Setup of run 1:
// IOTDF
module IOTDF( clk, rst, in_en, iot_in, fn_sel, busy, valid, iot_out);
input        clk;
input        rst;
input        in_en;
input  [7:0] iot_in;
input  [2:0] fn_sel;
output     busy;
output reg valid;
output reg [127:0] iot_out;
parameter GRAY2BIN = 3'b001; 
parameter FIR      = 3'b010; 
reg [9:0] counter;
reg [9:0] counter_delay1;
reg [9:0] counter_delay2;
reg [127:0] iot_data;
reg [127:0] prep_to_out;
reg [127:0] prep_to_output;
reg [127:0] wait_to;
always @(posedge clk or posedge rst) begin
    if(rst) begin
        counter <= 0;
    end else if(in_en) begin
        if (counter == 960) counter <= 0;
        else counter <= counter + 1;
    end else begin
        counter <= counter;
    end 
end
always @(posedge clk or posedge rst) begin
    if(rst) begin
        counter_delay1 <= 0;
        counter_delay2 <= 0;
    end else if(in_en) begin
        counter_delay1 <= counter;
        counter_delay2 <= counter_delay1;
    end else begin
        counter_delay1 <= counter_delay1;
        counter_delay2 <= counter_delay2;
    end
end
always @(posedge clk or posedge rst) begin
    if(rst) begin
        iot_data <= 0;
    end else if(in_en) begin
        iot_data[7:0] <= iot_in;
        iot_data[127:8] <= iot_data[119:0];
    end else begin
        iot_data <= iot_data;
    end
end
always @(posedge clk) begin
    if(!rst && in_en) begin
        wait_to <= iot_data;
    end else begin
        wait_to <= wait_to;
    end
end
integer idx;
always @(*) begin
    if(rst) begin
        prep_to_out = 0;
        prep_to_output = 0;
    end else if(in_en) begin
        if(fn_sel == GRAY2BIN) begin
            if (counter_delay1[3:0] == 15) begin
                prep_to_output = 0;
                prep_to_out[127] = iot_data[127];
                for (idx = 126; idx >= 0; idx = idx - 1) begin
                    prep_to_out[idx] = prep_to_out[idx + 1] ^ iot_data[idx];
                end
            end else begin
                prep_to_out = 0;
                prep_to_output = 0;
            end
        end else if(fn_sel == FIR) begin
            if (counter_delay1[3:0] == 15) begin
                prep_to_out = iot_data;
                prep_to_output = 0;
            end else if (counter_delay2[3:0] == 15) begin
                prep_to_out = wait_to;
  ...
make LEC_CHECK=0 CAP_MARGIN=20 CORE_MARGIN=2 CORE_UTILIZATION=71 CTS_CLUSTER_SIZE=36 HOLD_SLACK_MARGIN=-0.1 MAX_ROUTING_LAYER=met4 PLACE_DENSITY=0.94 SLEW_MARGIN=20 finish   # period 4.41 ns
run.sh (not shown) runs the stock make flow with config.mk's settings and CLKGATE_MAP_FILE=.
Layout checks on run 1: not met. Flow itself completed; violations: setup timing.
Input changes introduced in run 2 (baseline for comparison: run 1):
- HOLD_SLACK_MARGIN: -0.1 -> unset
- CTS_CLUSTER_SIZE: 36 -> 39
- SETUP_SLACK_MARGIN: unset -> 1.15
- CTS_CLUSTER_DIAMETER: unset -> 29
- PLACE_DENSITY: 0.94 -> unset
- CAP_MARGIN: 20 -> 30
- the clock period (ns, I/O delays scaled along): 4.41 -> 4.5
[summary]
Run 2 reports a higher depth of the CTS H-tree than run 1 does.
Going from run 1 to run 2, number of buffers added by the clock tree synthesis step went up 100%, mean instance size in the synthesized netlist barely changed, synthesized cell count neither gained nor lost much, count of cell types in the netlist held.
Run 2 got as far as global routing (5_1_grt), where a tool error ended the run.
[compare] base=run 1 new=run 2: total die size comparable, die span in x comparable, post-cts sizing count now larger, final weighted congestion in routability-driven placement now larger.
Comparing run 2 with run 1, the register share after synthesis came out essentially unchanged.
diff inputs: run 2 => run 3
- swapping 30 for 20 in CAP_MARGIN
- swapping 71 for 72 in CORE_UTILIZATION
- putting HOLD_SLACK_MARGIN at -0.1 where nothing was set
- putting PLACE_DENSITY_LB_ADDON at 0.25 where nothing was set
- clearing SETUP_SLACK_MARGIN, which used to be 1.15
- clearing CTS_CLUSTER_DIAMETER, which used to be 29
- swapping 39 for 36 in CTS_CLUSTER_SIZE
- swapping 4.5 for 4.41 in the clock period (ns, I/O delays scaled along)
[summary]
- Run 2 did not make it past global routing (5_1_grt), where a tool error ended it.
- Run 3: flow complete, layout not clean; failing: setup timing
- Run 3 gives more number of cells after detailed placement than run 2 did.
- Part of the Yosys area used for sequential elements came out exactly the same in run 2 and run 3.
- Between run 2 and run 3, the difference in total of hold buffers inserted after clock tree synthesis is negligible.
- Run 2 → run 3: worst slack after detailed placement down 0.19 ns, starting density of the core went up 0.60 points, placeable core region went down, synthesized cell count held.
- Diff run 2..run 3 | area fraction in xor and xnor cells | negligible


Setup of rev 12:
IOTDF again, from the RTL that the note above started with.
Settings: LEC_CHECK=0, ABC_AREA=1, CAP_MARGIN=20, CORE_ASPECT_RATIO=0.5, CORE_MARGIN=8, CORE_UTILIZATION=72, CTS_CLUSTER_DIAMETER=294, CTS_CLUSTER_SIZE=76, GPL_ROUTABILITY_DRIVEN=0, HOLD_SLACK_MARGIN=0.13, PLACE_DENSITY=0.89, SETUP_SLACK_MARGIN=-0.95, SLEW_MARGIN=40, TNS_END_PERCENT=5; clock period 10.0 ns.
Status: rev 12 FAILED at 5_1_grt (tool error)
Input-level comparison between rev 13 and rev 12:
- swapping 76 for 36 in CTS_CLUSTER_SIZE
- clearing CTS_CLUSTER_DIAMETER, which used to be 294
- clearing SETUP_SLACK_MARGIN, which used to be -0.95
- clearing GPL_ROUTABILITY_DRIVEN, which used to be 0
- clearing PLACE_DENSITY, which used to be 0.89
- swapping 72 for 71 in CORE_UTILIZATION
- swapping 40 for 20 in SLEW_MARGIN
- clearing TNS_END_PERCENT, which used to be 5
- putting MAX_ROUTING_LAYER at met4 where nothing was set
- clearing ABC_AREA, which used to be 1
- clearing HOLD_SLACK_MARGIN, which used to be 0.13
- clearing CORE_ASPECT_RATIO, which used to be 0.5
- swapping 8 for 2 in CORE_MARGIN
- swapping 10.0 for 4.41 in the clock period (ns, I/O delays scaled along)
Results
Rev 13 -> stages 100% | layout checks FAIL | negative setup slack. Rev 13 against rev 12: total standard cell area after synthesis decreased by 2.6% relative to the old numbers, synthesized instance count decreased by 21% relative to the old numbers, die size decreased by 6700 sq um relative to the old numbers. Rev 13 vs. rev 12: number of standard-cell rows in the floorplan climbed 23; portion of netlist area occupied by mux cells climbed 4.2 points. Comparing yosys-reported design area after synthesis for rev 12 and rev 13, the smaller number came from rev 13. [compare] base=rev 12 new=rev 13: number of cells in Yosys stat now smaller; number of distinct library cells after synthesis moved up; die width saw a decrease; post-synthesis area per instance picked up an extra about 23%.


The RTL this note starts from:
==> flow/design.v <==
`timescale 1ns/10ps
module IOTDF( clk, rst, in_en, iot_in, fn_sel, busy, valid, iot_out);
input        clk;
input        rst;
input        in_en;
input  [7:0] iot_in;
input  [2:0] fn_sel;
output     busy;
output reg valid;
output reg [127:0] iot_out;
parameter GRAY2BIN = 3'b001; 
parameter FIR      = 3'b010; 
reg [9:0] counter;
reg [9:0] counter_delay1;
reg [9:0] counter_delay2;
reg [127:0] iot_data;
reg [127:0] prep_to_out;
reg [127:0] prep_to_output;
reg [127:0] wait_to;
always @(posedge clk or posedge rst) begin
    if(rst) begin
        counter <= 0;
    end else if(in_en) begin
        if (counter == 960) counter <= 0;
        else counter <= counter + 1;
    end else begin
        counter <= counter;
    end 
end
always @(posedge clk or posedge rst) begin
    if(rst) begin
        counter_delay1 <= 0;
        counter_delay2 <= 0;
    end else if(in_en) begin
        counter_delay1 <= counter;
        counter_delay2 <= counter_delay1;
    end else begin
        counter_delay1 <= counter_delay1;
        counter_delay2 <= counter_delay2;
    end
end
always @(posedge clk or posedge rst) begin
    if(rst) begin
        iot_data <= 0;
    end else if(in_en) begin
        iot_data[7:0] <= iot_in;
        iot_data[127:8] <= iot_data[119:0];
    end else begin
        iot_data <= iot_data;
    end
end
always @(posedge clk) begin
    if(!rst && in_en) begin
        wait_to <= iot_data;
    end else begin
        wait_to <= wait_to;
    end
end
integer idx;
always @(*) begin
    if(rst) begin
        prep_to_out = 0;
        prep_to_output = 0;
    end else if(in_en) begin
        if(fn_sel == GRAY2BIN) begin
            if (counter_delay1[3:0] == 15) begin
                prep_to_output = 0;
                prep_to_out[127] = iot_data[127];
                for (idx = 126; idx >= 0; idx = idx - 1) begin
                    prep_to_out[idx] = prep_to_out[idx + 1] ^ iot_data[idx];
                end
            end else begin
                prep_to_out = 0;
                prep_to_output = 0;
            end
        end else if(fn_sel == FIR) begin
            if (counter_delay1[3:0] == 15) begin
                prep_to_out = iot_data;
                prep_to_output = 0;
            end else if (counter_delay2[3:0] == 15) begin
                prep_to_out = wait_to;
                prep_to_output[127:120] = (((prep_to_out[127:120] * 8'd5) >> 3)+ 1) >> 1;
                prep_to_output[119:112] = ((((prep_to_out[119:112] * 8'd5)+(prep_to_out[127:120] * 8'd9)) >> 3)+ 1) >> 1;
                prep_to_output[111:104] = ((((prep_to_out[111:104] * 8'd5)+(prep_to_out[119:112] * 8'd9)+(prep_to_out[127:120] * 8'd2)) >>3)+ 1) >> 1;
                prep_to_output[103:96] = ((((prep_to_out[103:96] * 8'd5)+(prep_to_out[111:104] * 8'd9)+(prep_to_out[119:112] * 8'd2)) >>3)+ 1) >> 1;
                prep_to_output[95:88] = ((((prep_to_out[95:88] * 8'd5)+(prep_to_out[103:96] * 8'd9)+(prep_to_out[111:104] * 8'd2)) >>3)+ 1) >> 1;
                prep_to_output[87:80] = ((((prep_to_out[87:80] * 8'd5)+(prep_to_out[95:88] * 8'd9)+(prep_to_out[103:96] * 8'd2)) >>3)+ 1) >> 1;
                prep_to_output[79:72] = ((((prep_to_out[79:72] * 8'd5)+(prep_to_out[87:80] * 8'd9)+(prep_to_out[95:88] * 8'd2)) >>3)+ 1) >> 1;
                prep_to_output[71:64] = ((((prep_to_out[71:64] * 8'd5)+(prep_to_out[79:72] * 8'd9)+(prep_to_out[87:80] * 8'd2)) >>3)+ 1) >> 1;
                prep_to_output[63:56] = ((((prep_to_out[63:56] * 8'd5)+(prep_to_out[71:64] * 8'd9)+(prep_to_out[79:72] * 8'd2)) >>3)+ 1) >> 1;
                prep_to_output[55:48] = ((((prep_to_out[55:48] * 8'd5)+(prep_to_out[63:56] * 8'd9)+(prep_to_out[71:64] * 8'd2)) >>3)+ 1) >> 1;
                prep_to_output[47:40] = ((((prep_to_out[47:40] * 8'd5)+(prep_to_out[55:48] * 8'd9)+(prep_to_out[63:56] * 8'd2)) >>3)+ 1) >> 1;
                prep_to_output[39:32] = ((((prep_to_out[39:32] * 8'd5)+(prep_to_out[47:40] * 8'd9)+(prep_to_out[55:48] * 8'd2)) >>3)+ 1) >> 1;
                prep_to_output[31:24] = ((((prep_to_out[31:24] * 8'd5)+(prep_to_out[39:32] * 8'd9)+(prep_to_out[47:40] * 8'd2)) >>3)+ 1) >> 1;
                prep_to_output[23:16] = ((((prep_to_out[23:16] * 8'd5)+(prep_to_out[31:24] * 8'd9)+(prep_to_out[39:32] * 8'd2)) >>3)+ 1) >> 1;
                prep_to_output[15:8] = ((((prep_to_out[15:8] * 8'd5)+(prep_to_out[23:16] * 8'd9)+(prep_to_out[31:24] * 8'd2)) >>3)+ 1) >> 1;
                prep_to_output[7:0] = ((((prep_to_out[7:0] * 8'd5)+(prep_to_out[15:8] * 8'd9)+(prep_to_out[23:16] * 8'd2)) >>3)+ 1) >> 1;
            end else begin
                prep_to_out = 0;
                prep_to_output = 0;
            end
        end else begin
            prep_to_out = 0;
            prep_to_output = 0;
        end
    end else begin
        prep_to_out = 0;
        prep_to_output = 0;
    end
end
assign busy = 0;
always @(posedge clk or posedge rst) begin
    if(rst) begin
        valid <= 0;
    end else if(in_en) begin
        case(fn_sel)
            GRAY2BIN: begin
                if (counter_delay1[3:0] == 15) begin
                    valid <= 1;
                end else begin
                    valid <= 0;
                end
            end
            FIR: begin
                if (counter_delay2[3:0] == 15) begin
                    valid <= 1;
                end else begin
                    valid <= 0;
                end
            end
            default: begin
                valid <= 0;
            end
        endcase
    end
end
always @(posedge clk or posedge rst) begin
    if(rst) begin
        iot_out <= 0;
    end else if(in_en) begin
        case(fn_sel)
            GRAY2BIN: begin
                if (counter_delay1[3:0] == 15) begin
                    iot_out <= prep_to_out;
                end
            end
            FIR: begin
                if (counter_delay2[3:0] == 15) begin
                    iot_out <= prep_to_output;
                end 
            end
            default: begin
                iot_out <= 1'b0;
            end
        endcase
    end
end
endmodule
clock: 5.95 ns
lec_check: 0
cap_margin: 0
core_margin: 2
core_utilization: 72
cts_cluster_diameter: 397
place_density: 0.6
setup_slack_margin: 1.78
slew_margin: 20
Rerun with:
==> flow/config.mk (replaced) <==
export PLATFORM = sky130hd
export DESIGN_NAME = IOTDF
export DESIGN_NICKNAME = IOTDF
export VERILOG_FILES = /design/flow/design.v
export SDC_FILE = /design/flow/constraint.sdc
export NUM_CORES = 4
export LEC_CHECK = 0
export CAP_MARGIN = 20
export CORE_MARGIN = 2
export CORE_UTILIZATION = 67
export MAX_ROUTING_LAYER = met4
export PLACE_DENSITY = 0.6
export SLEW_MARGIN = 20
==> flow/constraint.sdc (replaced) <==
create_clock -name core_clock -period 4.37 [get_ports {clk}]
set_input_delay 0.8740 -clock core_clock [delete_from_list [all_inputs] [get_ports {clk}]]
set_output_delay 0.8740 -clock core_clock [all_outputs]
set_load 0.01 [all_outputs]
With this change the flow finished but fails on negative setup slack; via count falls by about 10%; critical path depth rises by 3; count of clock-buffer cells in the layout rises by 4; setup slack got worse by 1.3 ns; core utilization falls by 6.8 points.
Rerun with:
--- a/flow/config.mk
+++ b/flow/config.mk
@@ -8,6 +8,5 @@
 export CAP_MARGIN = 20
 export CORE_MARGIN = 2
-export CORE_UTILIZATION = 67
-export MAX_ROUTING_LAYER = met4
-export PLACE_DENSITY = 0.6
+export CORE_UTILIZATION = 48
+export SETUP_SLACK_MARGIN = 1.52
 export SLEW_MARGIN = 20
==> flow/constraint.sdc (replaced) <==
create_clock -name core_clock -period 5.21 [get_ports {clk}]
set_input_delay 1.0420 -clock core_clock [delete_from_list [all_inputs] [get_ports {clk}]]
set_output_delay 1.0420 -clock core_clock [all_outputs]
set_load 0.01 [all_outputs]
Result: This time the run ran to the end with no violations; non-clock buffer count climbs by 1; die area climbs by 39%; via count drops by 6.4%.
Rerun with:
--- a/flow/config.mk
+++ b/flow/config.mk
@@ -8,5 +8,7 @@
 export CAP_MARGIN = 20
 export CORE_MARGIN = 2
-export CORE_UTILIZATION = 48
-export SETUP_SLACK_MARGIN = 1.52
+export CORE_UTILIZATION = 71
+export CTS_CLUSTER_SIZE = 13
+export MAX_ROUTING_LAYER = met4
+export PLACE_DENSITY_LB_ADDON = 0.25
 export SLEW_MARGIN = 20
==> flow/constraint.sdc (replaced) <==
create_clock -name core_clock -period 4.37 [get_ports {clk}]
set_input_delay 0.8740 -clock core_clock [delete_from_list [all_inputs] [get_ports {clk}]]
set_output_delay 0.8740 -clock core_clock [all_outputs]
set_load 0.01 [all_outputs]
The new run produced a layout that fails on negative setup slack.
Non-clock buffer count rises by 36.
Wire length rose by about a fifth.
Cell area drops by a few percent.
Maximum frequency shrinks by roughly a tenth.


== job 7748 ==
// IOTDF: RTL as listed in full above, without the edits since
clock: 3.17 ns
lec_check: 0
cap_margin: 30
cell_pad_in_sites_detail_placement: 2
cell_pad_in_sites_global_placement: 3
core_margin: 5
core_utilization: 24
cts_cluster_diameter: 304
place_density_lb_addon: 0.14
setup_slack_margin: 0.64
slew_margin: 20
Final checks on job 7748, whose flow otherwise completed, came back failing, citing negative setup slack.
## Diff of input files: job 1374 against job 7748
- a change of CORE_MARGIN from 5 to 2
- a deleted CTS_CLUSTER_DIAMETER that had been 304
- an added PLACE_DENSITY of 0.6
- a deleted SETUP_SLACK_MARGIN that had been 0.64
- a change of CAP_MARGIN from 30 to 20
- a deleted CELL_PAD_IN_SITES_DETAIL_PLACEMENT that had been 2
- a deleted PLACE_DENSITY_LB_ADDON that had been 0.14
- a deleted CELL_PAD_IN_SITES_GLOBAL_PLACEMENT that had been 3
- a change of CORE_UTILIZATION from 24 to 40
- a change of the clock period (ns, I/O delays scaled along) from 3.17 to 10.0
## What came out
Job 1374 closes out successfully: all stages finished, all timing, DRC and antenna checks passed.
Wire length of the first global-routing pass: job 1374 < job 7748
Of job 1374 and job 7748, job 7748 shows the lower worst setup slack after layout, with job 1374 above it.
Delta (job 1374 minus job 7748): combinational fraction of the cell area now sits higher; instance count on the critical path now sits lower; number of non-clock buffers in the layout now sits lower.
Against job 7748, register-to-register slack in job 1374 came out better.
The inputs of job 8746 differ from those of job 1374 as listed below.
- SETUP_SLACK_MARGIN: unset -> 0.21
- CELL_PAD_IN_SITES_GLOBAL_PLACEMENT: unset -> 3
- GPL_TIMING_DRIVEN: unset -> 0
- HOLD_SLACK_MARGIN: unset -> -0.07
- CTS_CLUSTER_SIZE: unset -> 87
- CORE_ASPECT_RATIO: unset -> 0.67
- TNS_END_PERCENT: unset -> 50
- GPL_ROUTABILITY_DRIVEN: unset -> 0
- MIN_ROUTING_LAYER: unset -> met2
--- outcome ---
Taking job 1374 as the reference, in job 8746 worst slew margin relative to its limit moved down, wire length on met2 moved up, number of antenna repair diodes moved up.
Job 8746 reports its master of the slowest instance on the critical path as sky130_fd_sc_hd__clkbuf_1 while job 1374 reports sky130_fd_sc_hd__xnor3_2.
Comparing hold path depth for job 8746 and job 1374, the bigger number came from job 8746.
diff inputs: job 8746 => job 5617
- changing CTS_CLUSTER_SIZE from 87 to 76
- changing SETUP_SLACK_MARGIN from 0.21 to 0.54
- setting ABC_AREA to 1 for the first time
- removing MIN_ROUTING_LAYER (formerly met2)
- changing TNS_END_PERCENT from 50 to 5
- changing CORE_MARGIN from 2 to 8
- changing PLACE_DENSITY from 0.6 to 0.89
- changing CORE_ASPECT_RATIO from 0.67 to 0.5
- changing SLEW_MARGIN from 20 to 40
- changing HOLD_SLACK_MARGIN from -0.07 to 0.13
- setting CTS_CLUSTER_DIAMETER to 294 for the first time
- removing CELL_PAD_IN_SITES_GLOBAL_PLACEMENT (formerly 3)
- removing GPL_TIMING_DRIVEN (formerly 0)
- changing CORE_UTILIZATION from 40 to 72
### Flow results
- Job 5617: it failed during 5_1_grt, and the tool reported GRT-0232.
- Measured against each other, job 5617 and job 8746 differ in number of cell rows, the lower figure coming from job 5617.
- Delta (job 5617 minus job 8746): chip area now sits lower; sequential element share of the synthesized area now sits lower.
- Relative to job 8746, the post-DP HPWL measured on job 5617 has decreased by a little under 10%.
- The run showing the greater height of the die is job 8746.
- Compared with job 8746, in job 5617 simple-gate share of the synthesized area increased by 12 points relative to the old numbers; synthesized area increased by 2.7% relative to the old numbers; initial standard-cell utilization of the core increased by 32 points relative to the old numbers; post-synthesis instance total increased by 833 relative to the old numbers; standard cell core area decreased by 43% relative to the old numbers.
- Between job 5617 and job 8746, the synthesized chip area reported by yosys is higher for job 5617.
